==> job 6847 <==
==> flow/design.v <==
module conv_1d #(
    parameter DATA_WIDTH  = 8,
    parameter KERNEL_SIZE = 16
) (
    input logic clk,
    input logic arst_n,
    input  logic [DATA_WIDTH-1:0] signal_data,
    input  logic                  signal_vld,
    input  logic                  signal_last,
    output logic                  signal_rdy,
    input  logic [KERNEL_SIZE*DATA_WIDTH-1:0] kernel,
    output logic [DATA_WIDTH*2+$clog2(KERNEL_SIZE)-1:0] result_data,
    output logic                    result_vld,
    output logic                    result_last,
    input  logic                    result_rdy
);
  localparam PRODUCT_WIDTH = (DATA_WIDTH * 2);
  localparam RESULT_WIDTH  = PRODUCT_WIDTH + $clog2(KERNEL_SIZE);
  logic [KERNEL_SIZE-1:0][DATA_WIDTH-1:0] signal_buf;
  logic shift_vld;
  logic shift_last;
  always_ff @(posedge clk or negedge arst_n) begin
    if (!arst_n) begin
      signal_buf <= '0;
      shift_vld <= 1'b0;
      shift_last <= 1'b0;
    end else begin 
      if (signal_vld) begin  
        signal_buf <= {signal_data, signal_buf[KERNEL_SIZE-1:1]}; 
      end
      shift_vld <= signal_vld;
      shift_last <= signal_vld & signal_last;
    end
  end
  logic [KERNEL_SIZE-1:0][PRODUCT_WIDTH-1:0] products;
  always_comb begin
    for (int i = 0; i < KERNEL_SIZE; i++) begin
      products[i] = kernel[i*DATA_WIDTH +: DATA_WIDTH] * signal_buf[i];
    end
  end
  logic [KERNEL_SIZE-1:0][PRODUCT_WIDTH-1:0] products_buf;
  logic products_vld;
  logic products_last;
  always_ff @(posedge clk or negedge arst_n) begin
    if (!arst_n) begin
      products_buf <= '0;
      products_vld <= 1'b0;
      products_last <= 1'b0;
    end else begin
      products_buf <= products;
      products_vld <= shift_vld;
      products_last <= shift_last;
    end
  end
  logic [RESULT_WIDTH-1:0] sum;
  always_comb begin
    sum = 0;
    for (int i = 0; i < KERNEL_SIZE; i++) begin
      sum += products_buf[i];
    end
  end
  logic [RESULT_WIDTH-1:0] sum_buf;
  logic sum_vld;
  logic sum_last;
  always_ff @(posedge clk or negedge arst_n) begin
    if (!arst_n) begin
      sum_buf <= '0;
      sum_vld <= 1'b0;
      sum_last <= 1'b0;
    end else begin
      sum_buf <= sum;
      sum_vld <= products_vld;
      sum_last <= products_last;
    end
  end
  assign result_data = sum_buf;
  assign result_vld  = sum_vld;
  assign result_last = sum_last;
  assign signal_rdy  = 1'b1;
endmodule
==> flow/run.sh <==
#!/bin/bash
# the make line also repeats each setting of config.mk as NAME=value (left out here)
make -C /OpenROAD-flow-scripts/flow DESIGN_CONFIG=/design/flow/config.mk WORK_HOME=/design/flow/orfs CLKGATE_MAP_FILE= finish
==> flow/config.mk <==
export PLATFORM = sky130hd
export DESIGN_NAME = conv_1d
export DESIGN_NICKNAME = conv_1d
export VERILOG_FILES = /design/flow/design.v
export SDC_FILE = /design/flow/constraint.sdc
export NUM_CORES = 4
export LEC_CHECK = 0
export CAP_MARGIN = 5
export CORE_MARGIN = 2
export CORE_UTILIZATION = 72
export CTS_CLUSTER_SIZE = 15
export SETUP_SLACK_MARGIN = 0.81
export SLEW_MARGIN = 30
==> flow/constraint.sdc <==
create_clock -name core_clock -period 5.45 [get_ports {clk}]
set_input_delay 1.0900 -clock core_clock [delete_from_list [all_inputs] [get_ports {clk}]]
set_output_delay 1.0900 -clock core_clock [all_outputs]
set_load 0.01 [all_outputs]
==> inputs of job 9083, as changes to job 6847 <==
- CAP_MARGIN: 5 -> 20
- SLEW_MARGIN: 30 -> 20
==> flow/constraint.sdc (replaced) <==
create_clock -name core_clock -period 5.61 [get_ports {clk}]
set_input_delay 1.1220 -clock core_clock [delete_from_list [all_inputs] [get_ports {clk}]]
set_output_delay 1.1220 -clock core_clock [all_outputs]
set_load 0.01 [all_outputs]
==> comparison table <==
| quantity | job 9083 | job 6847 |
|---|---|---|
| Result of the run | timing/DRC/antenna clean | complete, but fails checks |
| Violated checks | - | negative setup slack |
| Routability Congestion | 0.895 | 0.963 |
| Crit-path max cell delay | 0.57 ns | 0.62 ns |
| Peak fanout along the critical path | 3 | 2 |
| Max layer used | met5 | met4 |
| Comb/total area | 64.3% | 64.4% |
| Placed cell area | 54900 µm² | 55600 µm² |
| Crit. path cell count | 18 | 21 |
| First-pass iteration count of the detailed router | 6 | 8 |
| Final std cells w/o fill | 6418 | 6464 |

========
==> nickel: inputs <==
RTL: the design.v shown in full above, as it stands there.
clock: 6.0 ns
lec_check: 0
cap_margin: 20
core_margin: 2
core_utilization: 40
slew_margin: 20
run.sh (not shown) runs the stock make flow with config.mk's settings and CLKGATE_MAP_FILE=.
==> raven (differences from nickel) <==
Settings changed: CORE_ASPECT_RATIO from default to 0.71, CORE_UTILIZATION 40 to 72, CTS_CLUSTER_DIAMETER from default to 369, CTS_CLUSTER_SIZE from default to 24, PLACE_DENSITY from default to 0.77, SETUP_SLACK_MARGIN from default to 0.68, TNS_END_PERCENT from default to 5.
==> flow/constraint.sdc (replaced) <==
create_clock -name core_clock -period 5.21 [get_ports {clk}]
set_input_delay 1.0420 -clock core_clock [delete_from_list [all_inputs] [get_ports {clk}]]
set_output_delay 1.0420 -clock core_clock [all_outputs]
set_load 0.01 [all_outputs]
==> harbor (differences from nickel) <==
Settings changed: CORE_UTILIZATION 40 to 50, TNS_END_PERCENT from default to 5.
==> flow/constraint.sdc (replaced) <==
create_clock -name core_clock -period 3.25 [get_ports {clk}]
set_input_delay 0.6500 -clock core_clock [delete_from_list [all_inputs] [get_ports {clk}]]
set_output_delay 0.6500 -clock core_clock [all_outputs]
set_load 0.01 [all_outputs]
==> comparison table <==
Status: harbor complete, but fails checks; raven complete, but fails checks; nickel complete, no violations
Layout check failures: harbor negative setup slack; raven negative setup slack; nickel -
Final Cell Area: harbor 64870 um^2; raven 57100 um^2; nickel 57140 um^2
Met1 Usage GRT: harbor 34.65%; raven 52.73%; nickel 27.50%
Crit. path cell count: harbor 19; raven 16; nickel 19
Met3 Track Usage GR: harbor 5.211%; raven 5.387%; nickel 2.429%
Routed length on met2: harbor 62540 um; raven 54410 um; nickel 56350 um
TritonCTS buffer count: harbor 55; raven 21; nickel 53
Number of global-route vias before repair: harbor 40990; raven 38380; nickel 37180
Final setup slack of the worst path: harbor -2.010 ns; raven -0.1536 ns; nickel 0.2908 ns
Finish-stage setup viols: harbor 182; raven 6; nickel 0
Period minus WS final: harbor 5.260 ns; raven 5.364 ns; nickel 5.709 ns
Number of H-tree branching levels: harbor 2; raven 1; nickel 2
Post-layout period usage: harbor 161.9%; raven 102.9%; nickel 95.15%
DRT met1 WL: harbor 57000 um; raven 54830 um; nickel 57240 um
Maximum fanout count along the critical path: harbor 3; raven 3; nickel 4
Clock buffer count in the final layout: harbor 67; raven 21; nickel 70
Final-layout setup total negative slack: harbor -126.60 ns; raven -0.7482 ns; nickel 0 ns
Pin count of the biggest net entering global routing: harbor 94; raven 108; nickel 125
Number of warnings in the stage logs: harbor 30; raven 37; nickel 33
Critical R2R Launch: harbor products_buf[98]$_DFF_PN0_; raven products_buf[3]$_DFF_PN0_; nickel products_buf[98]$_DFF_PN0_
